build 54:
## bicubic
module bicubic(clk, rst, act, in, out_0, out_1, out_2, out_3);
	input clk,rst,act;
	input [7:0] in;
  wire oooooooooooooooo;
	wire [7:0] in_0,in_1,in_2,in_3;   
	output [7:0] out_0, out_1, out_2, out_3;
	wire [1:0] ooooooooooo;
	wire[14:0] x_weight_sum_0;
	wire[14:0] x_weight_sum_1;
	wire[14:0] x_weight_sum_2;
	wire[14:0] x_weight_sum_3;
	wire[7:0] y_weight_sum_0;	
	wire[7:0] y_weight_sum_1;
	wire[7:0] y_weight_sum_2;
	wire[7:0] y_weight_sum_3;
	 input_array A(.clk(clk), .rst(rst), .act(act), .in(in),
					.out_0(in_3), .out_1(in_2), .out_2(in_1), .out_3(in_0));
	reg[14:0] array0_0 [3:0];
	reg[14:0] array0_1 [3:0];
	reg[14:0] array1_0 [3:0];
	reg[14:0] array1_1 [3:0];
	reg[14:0] array2_0 [3:0];
	reg[14:0] array2_1 [3:0];
	reg[14:0] array3_0 [3:0];
	reg[14:0] array3_1 [3:0];
	reg[1:0] mux_sel;
	reg switch;
	wire[14:0] dm0_0_0, dm0_1_0, dm0_2_0, dm0_3_0, 				
					  dm0_0_1, dm0_1_1, dm0_2_1, dm0_3_1,
 					 dm1_0_0, dm1_1_0, dm1_2_0, dm1_3_0, 
					 dm1_0_1, dm1_1_1, dm1_2_1, dm1_3_1,
 					 dm2_0_0, dm2_1_0, dm2_2_0, dm2_3_0, 
					 dm2_0_1, dm2_1_1, dm2_2_1, dm2_3_1,
 					 dm3_0_0, dm3_1_0, dm3_2_0, dm3_3_0, 
					 dm3_0_1, dm3_1_1, dm3_2_1, dm3_3_1;
  ...
==> flow/config.mk <==
export PLATFORM = sky130hd
export DESIGN_NAME = bicubic
export DESIGN_NICKNAME = bicubic
export VERILOG_FILES = /design/flow/design.v
export SDC_FILE = /design/flow/constraint.sdc
export NUM_CORES = 4
export LEC_CHECK = 0
export ABC_AREA = 1
export CAP_MARGIN = 10
export CELL_PAD_IN_SITES_DETAIL_PLACEMENT = 1
export CELL_PAD_IN_SITES_GLOBAL_PLACEMENT = 2
export CORE_ASPECT_RATIO = 1.27
export CORE_MARGIN = 9
export CORE_UTILIZATION = 59
export CTS_CLUSTER_SIZE = 21
export GPL_ROUTABILITY_DRIVEN = 1
export GPL_TIMING_DRIVEN = 0
export MAX_ROUTING_LAYER = met4
export MIN_ROUTING_LAYER = met2
export SETUP_SLACK_MARGIN = 0.5
export SLEW_MARGIN = 5
==> flow/constraint.sdc <==
create_clock -name core_clock -period 10.0 [get_ports {clk}]
set_input_delay 2.0000 -clock core_clock [delete_from_list [all_inputs] [get_ports {clk}]]
set_output_delay 2.0000 -clock core_clock [all_outputs]
set_load 0.01 [all_outputs]
run.sh (not shown) runs the stock make flow with config.mk's settings and CLKGATE_MAP_FILE=.
As the logs show, build 54 stopped at global placement (3_3_place_gp) after a tool error, so it never reached the end of the flow.
Relative to build 54, the following input files were edited for build 79:
Settings: changing CTS_CLUSTER_SIZE from 21 to 80; changing CORE_ASPECT_RATIO from 1.27 to 0.72; changing CAP_MARGIN from 10 to 20; changing SETUP_SLACK_MARGIN from 0.5 to 3.26; setting TNS_END_PERCENT to 15 for the first time; changing MAX_ROUTING_LAYER from met4 to met5; changing SLEW_MARGIN from 5 to 20; removing GPL_ROUTABILITY_DRIVEN (formerly 1); changing CORE_MARGIN from 9 to 4; changing CORE_UTILIZATION from 59 to 55; changing the clock period (ns, I/O delays scaled along) from 10.0 to 11.9.
Results
global placement (3_3_place_gp): build 54 exited with error. Build 79 did not finish; a tool error ended it in global routing (5_1_grt). Changes observed in build 79 relative to build 54: die extent in x now larger, chip area from the yosys synthesis statistics comparable, site row count now smaller, register bit count reported by yosys comparable. Reported for build 54 and build 79, cell count in the Yosys report turned out identical to the last digit. [compare] base=build 54 new=build 79: synthesized cell count stayed essentially flat; sequential share of the synthesized area stayed essentially flat; die area rose by 0.41%; floorplan core area rose by 7.3%; mean post-synth cell area stayed essentially flat.
diff inputs: build 79 => build 88
Settings: clearing GPL_TIMING_DRIVEN, which used to be 0; clearing MIN_ROUTING_LAYER, which used to be met2; swapping 4 for 2 in CORE_MARGIN; clearing TNS_END_PERCENT, which used to be 15; clearing ABC_AREA, which used to be 1; clearing CORE_ASPECT_RATIO, which used to be 0.72; clearing CELL_PAD_IN_SITES_GLOBAL_PLACEMENT, which used to be 2; clearing CELL_PAD_IN_SITES_DETAIL_PLACEMENT, which used to be 1; clearing MAX_ROUTING_LAYER, which used to be met5; clearing CTS_CLUSTER_SIZE, which used to be 80; clearing SETUP_SLACK_MARGIN, which used to be 3.26; swapping 55 for 59 in CORE_UTILIZATION; swapping 11.9 for 7.29 in the clock period (ns, I/O delays scaled along).
Notes after the runs:
Build 79 never completed, since it errored out during global routing (5_1_grt).
Build 88 reached the final stage; the timing, design-rule and antenna checks on its layout passed.
Total cell area reported by yosys after synthesis came out lower on build 88 than on build 79.
For the post-synthesis cell type count, build 88 came in about 15% higher than build 79 did.
Build 88 vs. build 79: cell resize tally after clock tree synthesis barely changed; placeable core region lower.
Comparing build 88 and build 79, simple-gate portion of the synthesized area is higher on build 79.
Looking at worst slack after detailed placement across build 88 and build 79, the one that comes out lower is build 88.
> inputs changed (build 88 -> build 80)
Settings: CAP_MARGIN now 10, was 20; CTS_CLUSTER_SIZE now 74, previously not set; CORE_UTILIZATION now 72, was 59; ABC_AREA now 1, previously not set; the clock period (ns, I/O delays scaled along) now 4.59, was 7.29.
Findings:
Build 80 did not finish: a tool error stopped it during global routing (5_1_grt). Reported for build 88 and build 80, cts-stage hold buffer count turned out identical to the last digit. Area of the synthesized netlist per yosys stat in build 80 is about 4% above build 88. Going from build 88 to build 80, the final estimated routing congestion in global placement was found to have gone up by 0.11.
Modified inputs, build 94 compared to build 80
Settings: PLACE_DENSITY newly set to 0.64; SETUP_SLACK_MARGIN newly set to -0.42; the clock period (ns, I/O delays scaled along) changed from 4.59 to 4.28.
==> results <==
Across build 94 and build 80, no clean finish was achieved.
Build 80: it failed during global routing (5_1_grt), and the tool reported GRT-0232.
Build 94 never completed; the flow aborted with a tool error in global routing (5_1_grt).
Build 94 ended up with a higher number of cells after detailed placement than build 80 did.
Half-perimeter wire length of the detailed placement result: build 94 and build 80 compared, lower one is build 80
Build 94 against build 80: final weighted congestion in routability-driven placement +about 3.7%; number of buffers inserted to repair setup after CTS now sits higher; die footprint was more or less identical; chip height essentially unchanged.
Number of sinks driven by the clock tree: build 80 vs build 94 identical
